==> try-violet: inputs <==
## Mesh
module Mesh( 
  input         clock, 
  input  [7:0]  io_in_a_0_0, 
  input  [7:0]  io_in_a_1_0, 
  input  [7:0]  io_in_a_2_0, 
  input  [7:0]  io_in_a_3_0, 
  input  [7:0]  io_in_d_0_0, 
  input  [7:0]  io_in_d_1_0, 
  input  [7:0]  io_in_d_2_0, 
  input  [7:0]  io_in_d_3_0, 
  input  [15:0]  io_in_b_0_0, 
  input  [15:0]  io_in_b_1_0, 
  input  [15:0]  io_in_b_2_0, 
  input  [15:0]  io_in_b_3_0, 
  input         io_in_control_0_0_propagate, 
  input         io_in_control_1_0_propagate, 
  input         io_in_control_2_0_propagate, 
  input         io_in_control_3_0_propagate, 
  output reg [15:0] io_out_c_0_0, 
  output reg [15:0] io_out_c_1_0, 
  output reg [15:0] io_out_c_2_0, 
  output reg [15:0] io_out_c_3_0
 );
export LEC_CHECK = 0
export ABC_AREA = 1
export CAP_MARGIN = 20
export CELL_PAD_IN_SITES_DETAIL_PLACEMENT = 2
export CELL_PAD_IN_SITES_GLOBAL_PLACEMENT = 1
export CORE_MARGIN = 6
export CORE_UTILIZATION = 40
export CTS_CLUSTER_SIZE = 87
export HOLD_SLACK_MARGIN = 0.18
export MAX_ROUTING_LAYER = met4
export PLACE_DENSITY = 0.46
export SLEW_MARGIN = 30
export TNS_END_PERCENT = 85
create_clock -name core_clock -period 5.2 [get_ports {clock}]
run.sh (not shown) runs the stock make flow with config.mk's settings and CLKGATE_MAP_FILE=.
==> inputs of try-amber, as changes to try-violet <==
- ABC_AREA: 1 -> unset
- CELL_PAD_IN_SITES_DETAIL_PLACEMENT: 2 -> unset
- CELL_PAD_IN_SITES_GLOBAL_PLACEMENT: 1 -> unset
- CORE_MARGIN: 6 -> 2
- CORE_UTILIZATION: 40 -> 72
- CTS_CLUSTER_SIZE: 87 -> 57
- HOLD_SLACK_MARGIN: 0.18 -> unset
- MAX_ROUTING_LAYER: met4 -> unset
- PLACE_DENSITY: 0.46 -> 0.65
- SLEW_MARGIN: 30 -> 20
- TNS_END_PERCENT: 85 -> unset
==> flow/constraint.sdc (replaced) <==
create_clock -name core_clock -period 3.45 [get_ports {clock}]
set_input_delay 0.6900 -clock core_clock [delete_from_list [all_inputs] [get_ports {clock}]]
set_output_delay 0.6900 -clock core_clock [all_outputs]
set_load 0.01 [all_outputs]
==> inputs of try-umber, as changes to try-violet <==
- ABC_AREA: 1 -> unset
- CELL_PAD_IN_SITES_DETAIL_PLACEMENT: 2 -> unset
- CELL_PAD_IN_SITES_GLOBAL_PLACEMENT: 1 -> unset
- CORE_MARGIN: 6 -> 2
- CORE_UTILIZATION: 40 -> 72
- CTS_CLUSTER_SIZE: 87 -> 79
- HOLD_SLACK_MARGIN: 0.18 -> unset
- MAX_ROUTING_LAYER: met4 -> unset
- PLACE_DENSITY: 0.46 -> 0.65
- SETUP_SLACK_MARGIN: unset -> 0.92
- SLEW_MARGIN: 30 -> 20
- TNS_END_PERCENT: 85 -> unset
==> flow/constraint.sdc (replaced) <==
create_clock -name core_clock -period 3.14 [get_ports {clock}]
set_input_delay 0.6280 -clock core_clock [delete_from_list [all_inputs] [get_ports {clock}]]
set_output_delay 0.6280 -clock core_clock [all_outputs]
set_load 0.01 [all_outputs]
==> inputs of try-garnet, as changes to try-violet <==
- ABC_AREA: 1 -> unset
- CELL_PAD_IN_SITES_DETAIL_PLACEMENT: 2 -> unset
- CELL_PAD_IN_SITES_GLOBAL_PLACEMENT: 1 -> unset
- CORE_MARGIN: 6 -> 2
- CTS_CLUSTER_SIZE: 87 -> unset
- HOLD_SLACK_MARGIN: 0.18 -> unset
- MAX_ROUTING_LAYER: met4 -> unset
- PLACE_DENSITY: 0.46 -> 0.6
- SLEW_MARGIN: 30 -> 20
- TNS_END_PERCENT: 85 -> unset
==> flow/constraint.sdc (replaced) <==
create_clock -name core_clock -period 5.07 [get_ports {clock}]
set_input_delay 1.0140 -clock core_clock [delete_from_list [all_inputs] [get_ports {clock}]]
set_output_delay 1.0140 -clock core_clock [all_outputs]
set_load 0.01 [all_outputs]
==> results <==
Syn Std Cell Area: try-garnet 79900 um^2; try-umber 79900 um^2; try-violet 83600 um^2; try-amber 79900 um^2
Worst setup path class: try-garnet reg -> reg; try-umber -; try-violet reg -> reg; try-amber reg -> reg
Wire length reported by the detailed router: try-garnet 173 mm; try-umber -; try-violet 244 mm; try-amber 301 mm
Placed cell count: try-garnet 10200; try-umber 9876; try-violet 13000; try-amber 9880
Worst setup path startpoint: try-garnet _T_245; try-umber -; try-violet _T_94_0[7]; try-amber _T_10_0[4]
XOR/XNOR share of the synthesized area: try-garnet 0.0333; try-umber 0.0333; try-violet 0.0240; try-amber 0.0333
Logic share of the area: try-garnet 0.583; try-umber -; try-violet 0.546; try-amber 0.570
Endpoint with the worst hold slack: try-garnet _T_22_0[7]; try-umber -; try-violet _T_4_0[7]; try-amber _T_184_0[14]
Status: try-garnet no timing/DRC/antenna violations; try-umber stopped before the end; try-violet no timing/DRC/antenna violations; try-amber failed layout checks
Last stage reached: try-garnet -; try-umber 5_1_grt; try-violet -; try-amber -
Layout check failures: try-garnet -; try-umber -; try-violet -; try-amber setup timing
Reg2Reg Depth: try-garnet 14; try-umber -; try-violet 15; try-amber 15
Count of cell instances traversed by the critical path: try-garnet 14; try-umber -; try-violet 15; try-amber 15
Plain + repair buffers: try-garnet 396; try-umber -; try-violet 416; try-amber 1465
Proportion of final cell area spent on non-clock buffers: try-garnet 0.0391; try-umber -; try-violet 0.0404; try-amber 0.120
YS chip area: try-garnet 79900 um^2; try-umber 79900 um^2; try-violet 83600 um^2; try-amber 79900 um^2
CP max-delay cell: try-garnet sky130_fd_sc_hd__fa_1; try-umber -; try-violet sky130_fd_sc_hd__dfxtp_1; try-amber sky130_fd_sc_hd__fa_1
Hold Fails Final Rpt: try-garnet 0; try-umber -; try-violet 0; try-amber 0
Sequential fraction of the synthesis area: try-garnet 0.277; try-umber 0.277; try-violet 0.264; try-amber 0.277
CTS HTree Levels: try-garnet 4; try-umber 3; try-violet 4; try-amber 3
Layout Skew: try-garnet 0.0253 ns; try-umber -; try-violet 0.0327 ns; try-amber 0.0262 ns
Tmin final: try-garnet 4.90 ns; try-umber -; try-violet 5.01 ns; try-amber 5.21 ns

==> inputs of 06-26 <==
Mesh again, from the RTL that the note above started with.
## Mesh
module Mesh( 
  input         clock, 
  input  [7:0]  io_in_a_0_0, 
  input  [7:0]  io_in_a_1_0, 
  input  [7:0]  io_in_a_2_0, 
  input  [7:0]  io_in_a_3_0, 
  input  [7:0]  io_in_d_0_0, 
  input  [7:0]  io_in_d_1_0, 
  input  [7:0]  io_in_d_2_0, 
  input  [7:0]  io_in_d_3_0, 
  input  [15:0]  io_in_b_0_0, 
  input  [15:0]  io_in_b_1_0, 
  input  [15:0]  io_in_b_2_0, 
  input  [15:0]  io_in_b_3_0, 
  input         io_in_control_0_0_propagate, 
  input         io_in_control_1_0_propagate, 
  input         io_in_control_2_0_propagate, 
  input         io_in_control_3_0_propagate, 
  output reg [15:0] io_out_c_0_0, 
  output reg [15:0] io_out_c_1_0, 
  output reg [15:0] io_out_c_2_0, 
  output reg [15:0] io_out_c_3_0
 );
export LEC_CHECK = 0
export ABC_AREA = 0
export CAP_MARGIN = 20
export CELL_PAD_IN_SITES_GLOBAL_PLACEMENT = 0
export CORE_MARGIN = 3
export CORE_UTILIZATION = 70
export CTS_CLUSTER_SIZE = 24
export GPL_TIMING_DRIVEN = 1
export SLEW_MARGIN = 20
create_clock -name core_clock -period 4.45 [get_ports {clock}]
==> 03-12 (differences from 06-26) <==
==> flow/config.mk (replaced) <==
export PLATFORM = sky130hd
export DESIGN_NAME = Mesh
export DESIGN_NICKNAME = Mesh
export VERILOG_FILES = /design/flow/design.v
export SDC_FILE = /design/flow/constraint.sdc
export NUM_CORES = 4
export LEC_CHECK = 0
export CAP_MARGIN = 20
export CORE_MARGIN = 2
export CORE_UTILIZATION = 59
export SETUP_SLACK_MARGIN = -0.27
export SLEW_MARGIN = 20
==> flow/constraint.sdc (replaced) <==
create_clock -name core_clock -period 3.52 [get_ports {clock}]
set_input_delay 0.7040 -clock core_clock [delete_from_list [all_inputs] [get_ports {clock}]]
set_output_delay 0.7040 -clock core_clock [all_outputs]
set_load 0.01 [all_outputs]
==> comparison table <==
| item | 06-26 | 03-12 |
|---|---|---|
| Total core area | 0.113 mm^2 | 0.135 mm^2 |
| Filler cell count | 3965 | 8789 |
| Arrival time at the worst endpoint | 5630 ps | 5270 ps |
| Met2 layer usage reported by global route | 59.3% | 43.3% |
| Status | finished with violations | finished with violations |
| Layout check failures | setup timing | setup timing |
| Launch point of the worst path | _T_2_0[0] | _T_242 |
| Worst hold path stage count | 0 | 1 |
| Met1 GRT Util | 47.7% | 40.3% |
| Mean routed wirelength per cell | 24.2 um | 17.8 um |
| Number of non-filler instances in the completed layout | 10100 | 10600 |
| Number of cells traversed by the worst register-to-register path | 15 | 19 |
| Routed via count | 60800 | 54500 |
| ClkCell Share | 4.01% | 3.66% |
| Data required time at the worst endpoint | 5090 ps | 4140 ps |
| Wire length of the first global-routing pass | 329 mm | 300 mm |
| Post-CTS Setup Bufs | 112 | 104 |
| Area taken by flip-flops and latches | 0.0224 mm^2 | 0.0224 mm^2 |
| Detailed placer's ending HPWL | 147 mm | 148 mm |
| Vias per std cell | 6.00 | 5.16 |
| NonClk Buf Share | 10.8% | 11.9% |
| Total non-filler cell area in the finished layout | 0.104 mm^2 | 0.105 mm^2 |
